## Hq2x
module Hq2x #(parameter LENGTH = 16, parameter HALF_DEPTH = 1, parameter DWIDTH = HALF_DEPTH ? 11 : 23)
(
	input             clk,
	input             ce_in,
	input  [DWIDTH:0] inputpixel,
	input             mono,
	input             disable_hq2x,
	input             reset_frame,
	input             reset_line,
	input             ce_out,
	input       [1:0] read_y,
	input             hblank,
	output [DWIDTH:0] outpixel
);
For scale: about 7000 cells after synthesis, about 2800 flip-flops, about 34 I/O pins.
Settings: LEC_CHECK=0, CAP_MARGIN=40, CORE_MARGIN=2, CORE_UTILIZATION=72, PLACE_DENSITY=0.35, SETUP_SLACK_MARGIN=-0.4, SLEW_MARGIN=20; clock period 4.01 ns.
run.sh (not shown) runs the stock make flow with config.mk's settings and CLKGATE_MAP_FILE=.
The starting point finished but fails on setup timing.
Change:
Settings changed: CAP_MARGIN 40 to 20, PLACE_DENSITY 0.35 to default, PLACE_DENSITY_LB_ADDON from default to 0.0, SETUP_SLACK_MARGIN -0.4 to 1.25.
Clock period 4.01 ns to 4.49 ns, I/O delays scaled along.
Effect: The new run reached the layout checks and failed them: setup timing; worst setup slack improves by 0.54 ns; global-route usage falls by 2.0 points; first-iteration DRC count fell by 3.5%; clock power shrinks by 12%; via count came out lower by about 1.2%.
Change:
Settings changed: CORE_UTILIZATION 72 to 45, PLACE_DENSITY from default to 0.6, PLACE_DENSITY_LB_ADDON 0.0 to default, SETUP_SLACK_MARGIN 1.25 to default.
Clock period 4.49 ns to 8.0 ns, I/O delays scaled along.
With this change the flow passed the timing, DRC and antenna checks; die size came out higher by 59%; non-clock buffer count fell by 763; routed wire length goes down by 26%; power falls by 50%; sequential cell count is unchanged.
Change:
Settings changed: ABC_AREA from default to 1, CELL_PAD_IN_SITES_DETAIL_PLACEMENT from default to 2, CELL_PAD_IN_SITES_GLOBAL_PLACEMENT from default to 3, CORE_ASPECT_RATIO from default to 0.7, GPL_ROUTABILITY_DRIVEN from default to 1, MAX_ROUTING_LAYER from default to met4, SETUP_SLACK_MARGIN from default to 0.33.
Result:
- The changed run passed the timing, DRC and antenna checks
- via count grows by well over a third
- register-to-register slack loses 0.06 ns
- wire length is higher by well over a third
- sequential power stays flat

---

Starting RTL as in the previous note.
clock: 4.25 ns
lec_check: 0
abc_area: 0
cap_margin: 15
cell_pad_in_sites_detail_placement: 2
cell_pad_in_sites_global_placement: 0
core_aspect_ratio: 0.98
core_margin: 10
core_utilization: 22
cts_cluster_diameter: 241
gpl_routability_driven: 1
gpl_timing_driven: 1
hold_slack_margin: 0.28
max_routing_layer: met4
min_routing_layer: met2
place_density_lb_addon: 0.15
slew_margin: 15
tns_end_percent: 90
The starting point produced a layout that fails on negative setup slack.
==> next run, changes <==
ABC_AREA = not set   (was 0)
CAP_MARGIN = 20   (was 15)
CELL_PAD_IN_SITES_DETAIL_PLACEMENT = not set   (was 2)
CELL_PAD_IN_SITES_GLOBAL_PLACEMENT = not set   (was 0)
CORE_ASPECT_RATIO = not set   (was 0.98)
CORE_MARGIN = 2   (was 10)
CORE_UTILIZATION = 70   (was 22)
CTS_CLUSTER_DIAMETER = not set   (was 241)
GPL_ROUTABILITY_DRIVEN = not set   (was 1)
GPL_TIMING_DRIVEN = not set   (was 1)
HOLD_SLACK_MARGIN = not set   (was 0.28)
MAX_ROUTING_LAYER = not set   (was met4)
MIN_ROUTING_LAYER = not set   (was met2)
PLACE_DENSITY = 0.6   (was not set)
PLACE_DENSITY_LB_ADDON = not set   (was 0.15)
SLEW_MARGIN = 20   (was 15)
TNS_END_PERCENT = not set   (was 90)
clock period = 5.4 ns   (was 4.25 ns; I/O delays follow)
Result:
- The new run finished but fails on negative setup slack
- setup slack improved by 1.2 ns
- combinational power falls by a quarter to a third
- die area falls by well over a third
- total power falls by a quarter to a third
- count of clock-buffer cells in the layout falls by 83
- clock power falls by a quarter to a third
==> next run, changes <==
CORE_UTILIZATION = 65   (was 70)
MAX_ROUTING_LAYER = met4   (was not set)
clock period = 6.31 ns   (was 5.4 ns; I/O delays follow)
Result: With this change the flow completed with no timing, DRC or antenna violations. Core utilization fell by 8.1 points. Wire length drops by about 13%. Worst setup slack improved by 0.83 ns. Non-clock buffer count fell by 371. Critical path depth came out higher by 1. Global-route usage came out lower by 5.6 points.
==> next run, changes <==
CAP_MARGIN = 40   (was 20)
CORE_UTILIZATION = 72   (was 65)
MAX_ROUTING_LAYER = not set   (was met4)
SETUP_SLACK_MARGIN = -0.27   (was not set)
clock period = 5.54 ns   (was 6.31 ns; I/O delays follow)
=>
- The changed run finished with negative setup slack left
- setup slack gets worse by 0.93 ns
- critical path depth drops by 3
- synthesized cell count does not change
- non-clock buffer count climbs by 419
- synthesized area is unchanged

---

## job 3902
Hq2x again, from the RTL that the note above started with.
make LEC_CHECK=0 ABC_AREA=0 CAP_MARGIN=40 CORE_MARGIN=2 CORE_UTILIZATION=72 CTS_CLUSTER_DIAMETER=396 CTS_CLUSTER_SIZE=17 PLACE_DENSITY=0.95 SETUP_SLACK_MARGIN=-0.3 SLEW_MARGIN=40 finish   # period 4.01 ns
FAIL job 3902 @ global routing: tool exited with error
Changes in job 844 relative to job 3902:
# job 3902
export LEC_CHECK = 0
export ABC_AREA = 0
export CAP_MARGIN = 40
export CORE_MARGIN = 2
export CORE_UTILIZATION = 72
export CTS_CLUSTER_DIAMETER = 396
export CTS_CLUSTER_SIZE = 17
export PLACE_DENSITY = 0.95
export SETUP_SLACK_MARGIN = -0.3
export SLEW_MARGIN = 40
create_clock -name core_clock -period 4.01 [get_ports {clk}]
# job 844
export LEC_CHECK = 0
export ABC_AREA = 1
export CAP_MARGIN = 30
export CORE_ASPECT_RATIO = 1.32
export CORE_MARGIN = 2
export CORE_UTILIZATION = 72
export CTS_CLUSTER_DIAMETER = 258
export CTS_CLUSTER_SIZE = 10
export PLACE_DENSITY = 0.6
export SETUP_SLACK_MARGIN = 1.15
export SLEW_MARGIN = 20
export TNS_END_PERCENT = 5
create_clock -name core_clock -period 4.01 [get_ports {clk}]
==> results <==
The flow completed for job 844, but it is not clean: the layout still shows setup timing.
Level count of the clock H-tree was higher in job 844 than in job 3902.
Job 844 vs. job 3902: post-placement cell area now larger, proportion of synthesized chip area in sequential cells now smaller, yosys stat chip area now larger, horizontal extent of the die now smaller.
For area fraction in full adders, half adders and majority gates, job 844 and job 3902 come out practically identical.
Between job 3902 and job 844, the count of buffers added by post-CTS timing repair for setup is lower for job 844.
Net count after synthesis: job 844 > job 3902
### job 844 -> job 4180
# job 844
export LEC_CHECK = 0
export ABC_AREA = 1
export CAP_MARGIN = 30
export CORE_ASPECT_RATIO = 1.32
export CORE_MARGIN = 2
export CORE_UTILIZATION = 72
export CTS_CLUSTER_DIAMETER = 258
export CTS_CLUSTER_SIZE = 10
export PLACE_DENSITY = 0.6
export SETUP_SLACK_MARGIN = 1.15
export SLEW_MARGIN = 20
export TNS_END_PERCENT = 5
create_clock -name core_clock -period 4.01 [get_ports {clk}]
# job 4180
export LEC_CHECK = 0
export ABC_AREA = 1
export CAP_MARGIN = 0
export CORE_MARGIN = 2
export CORE_UTILIZATION = 72
export CTS_CLUSTER_SIZE = 10
export PLACE_DENSITY_LB_ADDON = 0.09
export SLEW_MARGIN = 20
create_clock -name core_clock -period 4.69 [get_ports {clk}]
Notes after the runs:
Although it ran to completion, job 4180 produced a layout that fails the final checks because of setup timing. Job 4180 against job 844: worst slew margin relative to its limit dropped 14 points; placed instance area shows a reduction of about 1.6%; number of well-tap cells placed now smaller. Summary: with job 844 as the reference, wire length of the first global-routing pass in job 4180 moved down by a few percent. Summary of job 4180 over job 844: setup slack after layout now larger; arrival time at the worst endpoint ~0 delta; total of clock buffers placed in the layout fell by about 0.6%; power moved down; part of the power in registers lost 0.6 points. Going from job 844 to job 4180, the final cell count was found to have gone down by about 1.7%.
The following lists how job 3337 was set up differently from job 4180:
# job 4180
export LEC_CHECK = 0
export ABC_AREA = 1
export CAP_MARGIN = 0
export CORE_MARGIN = 2
export CORE_UTILIZATION = 72
export CTS_CLUSTER_SIZE = 10
export PLACE_DENSITY_LB_ADDON = 0.09
export SLEW_MARGIN = 20
create_clock -name core_clock -period 4.69 [get_ports {clk}]
# job 3337
export LEC_CHECK = 0
export CAP_MARGIN = 20
export CORE_MARGIN = 2
export CORE_UTILIZATION = 72
export CTS_CLUSTER_DIAMETER = 258
export PLACE_DENSITY = 0.6
export SLEW_MARGIN = 20
create_clock -name core_clock -period 4.01 [get_ports {clk}]
Results
Final checks on job 3337, whose flow otherwise completed, came back failing, citing setup timing. Compared with job 4180, job 3337 shows a final critical-path required period that is 720 ps higher. Relative to job 4180, met1 routing resource usage after global routing increased by 2.2 points in job 3337. Looking at number of distinct library cells after synthesis, job 3337 sits 34% above job 4180. Looking at row count, job 3337 sits about 0.66% below job 4180. Job 3337 vs job 4180 on share of the final layout cell area in sequential cells: job 3337 is the higher one. Compared with job 4180, job 3337 shows design area that has gone down slightly. Of the two values seen for beginning of the critical path, cyc[0]$_SDFFCE_PP0P_ was produced by job 3337 and blender.op[4]$_DFFE_PP_ by job 4180. Largest fanout of any net on the critical path in job 3337 is 1 below job 4180. According to the power report, total power for job 3337 is higher than for job 4180.
Power is estimated from default activity; no workload was simulated.
